==> v5: inputs <==
Design datapath, start of the top module:
module datapath(clk, rst, sw, seg0, seg1,seg2,seg3, mem_addr, mem_wdata, mem_we, mem_rdata);
	input clk, rst;
	input [3:0] sw;
	output [6:0] seg0,seg1,seg2,seg3;
	output [15:0] mem_addr;
	output [15:0] mem_wdata;
	output mem_we;
	input [15:0] mem_rdata;
	wire [15:0] rin, rout;
	wire wr_enable, ram_addr_sel, pcin, ram_out_ctrl, instr_ctrl, acc_enable, acc_out_ctrl, pc_enable, pc_out_ctrl, addsub, a_enable, xor_ctrl, cu_out_ctrl, mul_out_ctrl, mul_acc_out_ctrl, sr_sel, add_ctrl;
	wire[15:0] instr, bus, instr_address, cu_out, r0_out, r1_out,r2_out, r3_out, r4_out, r5_out, r6_out, r7_out, r8_out, r9_out,r10_out, r11_out, r12_out, r13_out, mul_acc_out, sp_out;
	wire [15:0] ra_in, acc_out, sr_out;
	reg [15:0] ram_address, sr_in;
	wire [15:0] ram_out;
	wire[1:0] sp_sel;
	wire[3:0] status_reg;
	sixteen_bit_reg instruction_register(.clk(clk),.rst(rst),.D(bus),.Q(instr),.enable(instr_ctrl));
	program_counter pc(.clk(clk),.rst(rst), .select(pcin), .bus(bus), .out(instr_address),.pc_enable(pc_enable));
	always@(ram_addr_sel or sp_out or instr_address) begin
		if (ram_addr_sel == 1'b1)
			ram_address <= sp_out;
		else 
			ram_address <= instr_address;
	end
	assign mem_addr = ram_address;
	assign mem_wdata = bus;
	assign mem_we = wr_enable;
	assign ram_out = mem_rdata;
	control_unit control_unit_inst
	(	
		.clk(clk), .rst(rst), .instr(instr), .rin(rin), 
		.rout(rout), .gin(acc_enable), .gout(acc_out_ctrl), .pcin(pcin), 
		.pcout(pc_out_ctrl), .addsub(addsub), .a_in(a_enable), 
		.xorctrl(xor_ctrl), .ctrl_out(cu_out_ctrl), 
		.out(cu_out),.ram_addr_sel(ram_addr_sel), .ram_out_ctrl(ram_out_ctrl), 
		.instr_enable(instr_ctrl),.pc_enable(pc_enable), .wr_enable(wr_enable), .sp_sel(sp_sel), .sr_sel(sr_sel), .current_status(sr_out[3:0]),
		.mul_out_ctrl(mul_out_ctrl), .mul_acc_out_ctrl(mul_acc_out_ctrl),
		.add_ctrl(add_ctrl)	
	);
	alu alu_inst(
		.clk(clk), .rst(rst), .a(bus),.a_enable(a_enable), 
		.b(bus), .addsub(addsub), .xor_ctrl(xor_ctrl), .acc_out(acc_out), .acc_enable(acc_enable)
		,.mul_acc_out(mul_acc_out), .mul_out_ctrl(mul_out_ctrl), .status_reg(status_reg), .add_ctrl(add_ctrl)
		);
	wire [27:0] displays;
	assign seg0 = displays[6:0];
	assign seg1 = displays[13:7];
	assign seg2 = displays[20:14];
	assign seg3 = displays[27:21];
  ...
clock: 7.91 ns
lec_check: 0
abc_area: 1
cap_margin: 0
core_margin: 2
core_utilization: 72
cts_cluster_diameter: 243
max_routing_layer: met4
place_density_lb_addon: 0.01
setup_slack_margin: -0.45
slew_margin: 20
run.sh (not shown) runs the stock make flow with config.mk's settings and CLKGATE_MAP_FILE=.
==> v10: changes against v5 <==
Settings changed: ABC_AREA 1 to not set, CAP_MARGIN 0 to 20, CTS_CLUSTER_DIAMETER 243 to not set, CTS_CLUSTER_SIZE set to 79.
==> flow/constraint.sdc (replaced) <==
create_clock -name core_clock -period 8.63 [get_ports {clk}]
set_input_delay 1.7260 -clock core_clock [delete_from_list [all_inputs] [get_ports {clk}]]
set_output_delay 1.7260 -clock core_clock [all_outputs]
set_load 0.01 [all_outputs]
==> v17: changes against v5 <==
Settings changed: ABC_AREA 1 to not set, CAP_MARGIN 0 to 20, CORE_MARGIN 2 to 4, CTS_CLUSTER_DIAMETER 243 to not set, CTS_CLUSTER_SIZE set to 24, MAX_ROUTING_LAYER met4 to not set, SETUP_SLACK_MARGIN -0.45 to 0.89.
==> flow/constraint.sdc (replaced) <==
create_clock -name core_clock -period 3.05 [get_ports {clk}]
set_input_delay 0.6100 -clock core_clock [delete_from_list [all_inputs] [get_ports {clk}]]
set_output_delay 0.6100 -clock core_clock [all_outputs]
set_load 0.01 [all_outputs]
==> impl_metrics.json <==
{
  "status": "stopped before the end",
  "stop_stage": "clock tree synthesis",
  "firstError": "[ERROR DPL-0038] Utilization greater than 100%, impossible to legalize",
  "ys_area_um2": 29600,
  "yosys-top-cells-count": "nand2_1 (377), dfrtp_1 (326), inv_1 (274)",
  "die_x_um": 211,
  "yosys.cell_types.count": 93,
  "yosys_cells": 3185,
  "xor_area_share_pct": 1.60,
  "ys_sh_aoi_pct": 18.9
}
[end of results for v17]
==> impl_metrics.json <==
{
  "status": "complete, but fails checks",
  "violations": "setup timing",
  "ys_area_um2": 29900,
  "setup_ws_ps": -546,
  "setup_viol": 24,
  "yosys.cell_types.count": 60,
  "yosys_cells": 3953,
  "xor_area_share_pct": 1.17
}
[end of results for v5]
==> impl_metrics.json <==
{
  "grt_pass1_wl_um": 187000,
  "yosys.cell_types.count": 93,
  "status": "complete, but fails checks",
  "die_x_um": 207,
  "yosys-top-cells-count": "nand2_1 (377), dfrtp_1 (326), inv_1 (274)",
  "ys_area_um2": 29600,
  "dr_wl_met2_um": 50300,
  "setup_ws_ps": -1010,
  "yosys_cells": 3185,
  "xor_area_share_pct": 1.60,
  "setup_viol": 21,
  "ys_sh_aoi_pct": 18.9,
  "violations": "setup timing"
}
[end of results for v10]
